zinc:
// CPUSystem
module CPUSystem(Clock, Reset, T, Mem_Address, Mem_WData, Mem_RData, Mem_Read, Mem_Write);
Size in the first run: ~4,300 cells after synthesis, ~240 flip-flops, ~44 I/O pins, roughly 24,000 um^2 of cells after synthesis.
clock: 5.11 ns
lec_check: 0
abc_area: 1
cap_margin: 0
core_margin: 2
core_utilization: 72
cts_cluster_diameter: 376
cts_cluster_size: 100
setup_slack_margin: 0.41
slew_margin: 20
run.sh (not shown) runs the stock make flow with config.mk's settings and CLKGATE_MAP_FILE=.
FAIL zinc @ global routing (5_1_grt): tool exited with error
Setup changes, zinc to harbor
# zinc
export LEC_CHECK = 0
export ABC_AREA = 1
export CAP_MARGIN = 0
export CORE_MARGIN = 2
export CORE_UTILIZATION = 72
export CTS_CLUSTER_DIAMETER = 376
export CTS_CLUSTER_SIZE = 100
export SETUP_SLACK_MARGIN = 0.41
export SLEW_MARGIN = 20
create_clock -name core_clock -period 5.11 [get_ports {Clock}]
# harbor
export LEC_CHECK = 0
export ABC_AREA = 1
export CAP_MARGIN = 10
export CELL_PAD_IN_SITES_DETAIL_PLACEMENT = 0
export CELL_PAD_IN_SITES_GLOBAL_PLACEMENT = 0
export CORE_ASPECT_RATIO = 0.82
export CORE_MARGIN = 2
export CORE_UTILIZATION = 72
export CTS_CLUSTER_DIAMETER = 231
export GPL_ROUTABILITY_DRIVEN = 1
export MAX_ROUTING_LAYER = met5
export MIN_ROUTING_LAYER = met1
export PLACE_DENSITY = 0.37
export SETUP_SLACK_MARGIN = -0.06
export SLEW_MARGIN = 30
create_clock -name core_clock -period 5.11 [get_ports {Clock}]
## What came out
- TritonCTS buffer count delta for harbor relative to zinc: 20 higher
- Changes observed in harbor relative to zinc: sum of net half-perimeters after detailed placement saw a decrease; number of gates resized after CTS -180; post-synthesis instance area flat; post-placement cell area went down by 860 um^2.
- Comparing zinc against harbor, there is no change at all in number of top-level pins.
- Not one of harbor and zinc finished clean.
- harbor — final weighted congestion of routability-driven global placement 0.025 lower, zinc as reference
- In the metrics for harbor and zinc, the one carrying the higher overall die height is zinc.
- Chip footprint across harbor and zinc: no real change.
- harbor -> zinc: number of distinct library cells after synthesis delta 0, exact match

---

## the baseline
CPUSystem again, from the RTL that the note above started with.
Design CPUSystem, start of the top module:
module CPUSystem(Clock, Reset, T, Mem_Address, Mem_WData, Mem_RData, Mem_Read, Mem_Write);
Settings: LEC_CHECK=0, ABC_AREA=0, CAP_MARGIN=10, CELL_PAD_IN_SITES_DETAIL_PLACEMENT=0, CELL_PAD_IN_SITES_GLOBAL_PLACEMENT=0, CORE_ASPECT_RATIO=0.82, CORE_MARGIN=2, CORE_UTILIZATION=70, CTS_CLUSTER_DIAMETER=28, CTS_CLUSTER_SIZE=58, GPL_ROUTABILITY_DRIVEN=1, MAX_ROUTING_LAYER=met5, MIN_ROUTING_LAYER=met1, SETUP_SLACK_MARGIN=0.66, SLEW_MARGIN=30; clock period 2.32 ns.
The baseline: DPL-0038 in clock tree synthesis -> run aborted
[inputs] the candidate vs the baseline
Settings: MAX_ROUTING_LAYER removed (was met5); MIN_ROUTING_LAYER removed (was met1); ABC_AREA removed (was 0); SLEW_MARGIN changed from 30 to 20; CAP_MARGIN changed from 10 to 20; CTS_CLUSTER_SIZE removed (was 58); GPL_ROUTABILITY_DRIVEN removed (was 1); CELL_PAD_IN_SITES_GLOBAL_PLACEMENT removed (was 0); CELL_PAD_IN_SITES_DETAIL_PLACEMENT removed (was 0); CTS_CLUSTER_DIAMETER removed (was 28); CORE_UTILIZATION changed from 70 to 40; SETUP_SLACK_MARGIN removed (was 0.66); CORE_ASPECT_RATIO removed (was 0.82); the clock period (ns, I/O delays scaled along) changed from 2.32 to 9.2.
==> comparison <==
The candidate finished every step from synthesis to the final layout, and the layout passed the timing, DRC and antenna checks.
On post-synthesis async set-or-reset flop share, the baseline and the candidate are basically level.
As far as yosys-reported design area after synthesis goes, the candidate and the baseline are indistinguishable; the numbers are identical.
Looking at worst slack at placement, the candidate sits 4870 ps above the baseline.
Re height of the die: the candidate is about 45% up on the baseline.
[compare] base=the baseline new=the candidate: estimated wirelength of the detail-placed design has decreased; xor/xnor share of the synthesized area has remained practically unchanged.
Cell area after placement: the candidate lower than the baseline
Global placer's final weighted congestion came out lower on the candidate than on the baseline.
In the flow results for the baseline and the candidate, the die area is larger on the candidate.

---

## red
CPUSystem again, from the RTL that the note above started with.
Settings: LEC_CHECK=0, ABC_AREA=1, CAP_MARGIN=20, CORE_ASPECT_RATIO=0.99, CORE_MARGIN=2, CORE_UTILIZATION=72, CTS_CLUSTER_DIAMETER=27, CTS_CLUSTER_SIZE=78, HOLD_SLACK_MARGIN=0.07, PLACE_DENSITY_LB_ADDON=0.19, SETUP_SLACK_MARGIN=1.55, SLEW_MARGIN=20; clock period 5.32 ns.
What ended red was a tool error in global routing (5_1_grt); the run never finished.
## Diff of input files: blue against red
Settings: ABC_AREA removed (was 1); SETUP_SLACK_MARGIN removed (was 1.55); CORE_UTILIZATION changed from 72 to 60; CTS_CLUSTER_DIAMETER removed (was 27); HOLD_SLACK_MARGIN removed (was 0.07); PLACE_DENSITY_LB_ADDON removed (was 0.19); CORE_ASPECT_RATIO removed (was 0.99); CTS_CLUSTER_SIZE removed (was 78); the clock period (ns, I/O delays scaled along) changed from 5.32 to 8.38.
==> results <==
- blue finished every step from synthesis to the final layout, and the layout passed the timing, DRC and antenna checks.
- For the chip area estimate from yosys synthesis, blue came in about 0.34% higher than red did.
- blue: half-perimeter wire length after placement 3.0% above red
- | core outline area | blue vs red | worse |
- The overall chip area in blue was higher than what red gave.
Here is what was changed in the inputs of green compared with blue.
Settings: a change of CORE_UTILIZATION from 60 to 66; an added SETUP_SLACK_MARGIN of 1.14; a change of the clock period (ns, I/O delays scaled along) from 8.38 to 7.83.
Findings:
- Compared with blue, in green final RePlAce weighted congestion shows an increase of about 1.8%, post-route cell area picked up an extra about 3.5%, number of global-route vias before repair higher, final-layout clock buffer total went down by 2.9%, latest clock arrival within the worst-skew pair did not really move.
- Relative to blue, the sequential standard cell area of green is higher by 30 um^2.
- Looking at number of CTS-inserted buffers, green sits below blue.
- The logic gate share of total power in green sits 0.8 points above the value recorded for blue.
- | least setup slack across all paths after layout | green vs blue | 0.64 ns higher |
The inputs of orange differ from those of green as listed below.
Settings: putting ABC_AREA at 1 where nothing was set; putting PLACE_DENSITY_LB_ADDON at 0.19 where nothing was set; swapping 66 for 72 in CORE_UTILIZATION; clearing SETUP_SLACK_MARGIN, which used to be 1.14; swapping 7.83 for 5.32 in the clock period (ns, I/O delays scaled along).
Notes after the runs:
- The flow completed for orange, but it is not clean: the layout still shows setup timing.
- Relative to green, orange improves worst slew margin relative to its limit.
- [compare] base=green new=orange: share of the final layout cell area in multi-input gates now sits lower, pre-CTS setup slack now sits lower, number of cells in the yosys synthesis report climbed about 20%, worst slack on hold paths down 0.0044 ns.
- Slowest library cell on the worst path: sky130_fd_sc_hd__clkdlybuf4s50_1 -> green, sky130_fd_sc_hd__dfxtp_1 -> orange
- Number of non-clock buffers in the layout on orange is up relative to green.
- The wire length in green is 0.927 times that in orange.
- In the metrics for green and orange, the one carrying the higher summed area of non-filler cells in the final layout is orange.
- The last element of the critical path comes out Mem_WData[1] in one run and Mem_WData[3] in the other, namely in green and orange respectively.
- Per the comparison of orange with green, post-synthesis instance total picked up an extra about 20%; clock group power grew by 53%; post-CTS setup-driven buffer insertion count grew by 19.
#### Input delta (purple over orange)
Settings: SETUP_SLACK_MARGIN newly set to 1.32; CTS_CLUSTER_DIAMETER newly set to 29; the clock period (ns, I/O delays scaled along) changed from 5.32 to 5.11.
- Across both runs, count of cells resized by post-cts repair was higher for purple than for orange.
- Comparing orange and purple, H-tree depth reported by CTS is lower on orange.
- purple: weighted congestion at the end of routability-driven global placement lower than orange
- In terms of number of I/O pins, purple and orange differ only marginally.
- Among orange and purple, the run that stopped before the end is purple, and it is the only one.
- Although orange finished all stages, its layout failed final checks on setup timing.
- Tool error GRT-0232 stopped purple during global routing (5_1_grt); no final results.
- Overall die area across orange and purple: no real change.
- Summary: with orange as the reference, area of placed instances in purple moved down slightly.
- purple vs orange — number of cells after detailed placement dropped slightly
- Post-placement setup slack ends up higher on purple.
No activity file was given, so power comes from the tool's default toggle rates.
